Design MACRegister, start of the top module:
module MACRegister(
    input clk,
    input rst,
    input [1:0] opcode,
    input [15:0] a,
    input [15:0] b,
    output [31:0] dataOut
    );
Settings: LEC_CHECK=0, ABC_AREA=0, CAP_MARGIN=30, CELL_PAD_IN_SITES_DETAIL_PLACEMENT=2, CORE_ASPECT_RATIO=0.72, CORE_MARGIN=2, CORE_UTILIZATION=28, CTS_CLUSTER_DIAMETER=257, GPL_ROUTABILITY_DRIVEN=1, GPL_TIMING_DRIVEN=1, HOLD_SLACK_MARGIN=0.05, MAX_ROUTING_LAYER=met4, SETUP_SLACK_MARGIN=-0.27, SLEW_MARGIN=20, TNS_END_PERCENT=15; clock period 20.0 ns.
run.sh (not shown) runs the stock make flow with config.mk's settings and CLKGATE_MAP_FILE=.
Then changed:
Settings changed: ABC_AREA 0 to default, CAP_MARGIN 30 to 20, CELL_PAD_IN_SITES_DETAIL_PLACEMENT 2 to default, CORE_ASPECT_RATIO 0.72 to default, CORE_UTILIZATION 28 to 40, CTS_CLUSTER_DIAMETER 257 to default, GPL_ROUTABILITY_DRIVEN 1 to default, GPL_TIMING_DRIVEN 1 to default, HOLD_SLACK_MARGIN 0.05 to default, MAX_ROUTING_LAYER met4 to default, SETUP_SLACK_MARGIN -0.27 to 5.0, TNS_END_PERCENT 15 to default.
Clock period 20.0 ns to 17.7 ns, I/O delays scaled along.
Result: Area after synthesis stays the same. Register-to-register slack got worse by 0.66 ns. Global-route usage fell by 1.8 points. Wire length drops by 38%. Worst hold slack gets worse by 0.014 ns. Sequential share of layout area shrinks by 0.20 points. Clock skew is about the same.
Then changed:
Settings changed: CORE_UTILIZATION 40 to 9, SETUP_SLACK_MARGIN 5.0 to 1.0.
Clock period 17.7 ns to 19.2 ns, I/O delays scaled along.
Result: Synthesized cell count is unchanged. Global-route usage falls by 11 points. Wire length rises by 31%. Core utilization falls by 36 points. First-iteration DRC count shrinks by 20%.
Then changed:
Settings changed: CORE_UTILIZATION 9 to 40.
Clock period 19.2 ns to 17.7 ns, I/O delays scaled along.
Die area shrinks by 77%; clock-buffer cell count is unchanged; via count shrinks by 2.1%; design area shrinks by 8.3%; sequential share of layout area grows by 0.50 points; register-to-register slack got worse by 1.3 ns; synthesized area is unchanged; worst setup slack got worse by 0.61 ns.
Then changed:
Settings changed: CORE_UTILIZATION 40 to 69.
Clock period 17.7 ns to 11.4 ns, I/O delays scaled along.
After rerunning: This time the run produced a layout that fails on setup timing; critical path depth rose by 2; wire length rises by 13%; setup slack loses 5.1 ns; count of clock-buffer cells in the layout goes down by 1; area after synthesis does not change; clock skew is lower by 0.0035 ns; cell count fell by 6.4%.


Setup of build 14:
MACRegister again, from the RTL that the note above started with.
// MACRegister
module MACRegister(
    input clk,
    input rst,
    input [1:0] opcode,
    input [15:0] a,
    input [15:0] b,
    output [31:0] dataOut
    );
    reg [31:0] register;
    assign dataOut = register;
    wire [31:0] product;
    wire [31:0] sum;
    ArrayMultiplier multiplier(a, b, product);
    Adder32 adder(register, product, sum);
    always @ (posedge clk) begin
        if (rst)
            register <= 32'd0;
        else case (opcode)
            2'd1:  
                register <= {a, b};
            2'd2:  
                register <= sum;
        endcase
    end
endmodule
Settings: LEC_CHECK=0, ABC_AREA=1, CAP_MARGIN=20, CORE_MARGIN=2, CORE_UTILIZATION=60, CTS_CLUSTER_DIAMETER=343, CTS_CLUSTER_SIZE=100, HOLD_SLACK_MARGIN=-0.09, PLACE_DENSITY=0.9, SLEW_MARGIN=0; clock period 19.0 ns.
Edits applied to the flow inputs when going from build 14 to build 6:
==> flow/config.mk <==
export PLATFORM = sky130hd
export DESIGN_NAME = MACRegister
export DESIGN_NICKNAME = MACRegister
export VERILOG_FILES = /design/flow/design.v
export SDC_FILE = /design/flow/constraint.sdc
export NUM_CORES = 4
export LEC_CHECK = 0
export CAP_MARGIN = 35
export CELL_PAD_IN_SITES_GLOBAL_PLACEMENT = 2
export CORE_ASPECT_RATIO = 1.11
export CORE_MARGIN = 7
export CORE_UTILIZATION = 40
export MAX_ROUTING_LAYER = met4
export PLACE_DENSITY_LB_ADDON = 0.25
export SLEW_MARGIN = 20
export TNS_END_PERCENT = 15
Notes after the runs:
When build 6 is measured against build 14, its met3 routing resource usage after global routing turns out 1.8 points lower.
Build 6 against build 14: first-pass detailed-route iteration total went down, combinational gate count went down, count of clock-buffer cells in the layout went down, clock-pin slew on the worst setup and hold paths did not really move, yosys-reported design area after synthesis went down.
Diff build 14 -> build 6: synthesized area now smaller, first-pass GRT wire length now smaller, final routed wirelength across all metal layers now smaller.
Start point of the critical path: a[14] -> build 14, a[15] -> build 6
The inputs of build 27 differ from those of build 6 as listed below.
==> flow/config.mk <==
export PLATFORM = sky130hd
export DESIGN_NAME = MACRegister
export DESIGN_NICKNAME = MACRegister
export VERILOG_FILES = /design/flow/design.v
export SDC_FILE = /design/flow/constraint.sdc
export NUM_CORES = 4
export LEC_CHECK = 0
export ABC_AREA = 1
export CAP_MARGIN = 0
export CORE_MARGIN = 2
export CORE_UTILIZATION = 60
export CTS_CLUSTER_DIAMETER = 189
export CTS_CLUSTER_SIZE = 100
export HOLD_SLACK_MARGIN = -0.09
export SLEW_MARGIN = 0
==> comparison <==
Build 27 completed every stage of the flow, and the final layout passed the timing, DRC and antenna checks. Sort build 27 and build 6 by post-synthesis average cell area asc -> top: build 27. Global-route usage: build 27 > build 6. For build 6, the beginning of the critical path was a[15], unlike build 27, where it was a[14].
diff inputs: build 27 => build 82
--- a/flow/config.mk
+++ b/flow/config.mk
@@ -7,9 +7,7 @@
 export LEC_CHECK = 0
 export ABC_AREA = 1
-export CAP_MARGIN = 0
+export CAP_MARGIN = 20
 export CORE_MARGIN = 2
-export CORE_UTILIZATION = 60
-export CTS_CLUSTER_DIAMETER = 189
-export CTS_CLUSTER_SIZE = 100
-export HOLD_SLACK_MARGIN = -0.09
-export SLEW_MARGIN = 0
+export CORE_UTILIZATION = 65
+export SETUP_SLACK_MARGIN = 1.0
+export SLEW_MARGIN = 20
==> flow/constraint.sdc <==
create_clock -name core_clock -period 11.0 [get_ports {clk}]
set_input_delay 2.2000 -clock core_clock [delete_from_list [all_inputs] [get_ports {clk}]]
set_output_delay 2.2000 -clock core_clock [all_outputs]
set_load 0.01 [all_outputs]
Notes after the runs:
The flow completed for build 82, but it is not clean: the layout still shows negative setup slack. Build 27 ended up with a[14] as its launch point of the worst path; build 82 ended up with b[1]. Wire: build 82 routes more than build 27. Measured against each other, build 82 and build 27 differ in sequential share of layout area, the lower figure coming from build 82. | cell total after placement | build 82 vs build 27 | ≈ equal |.
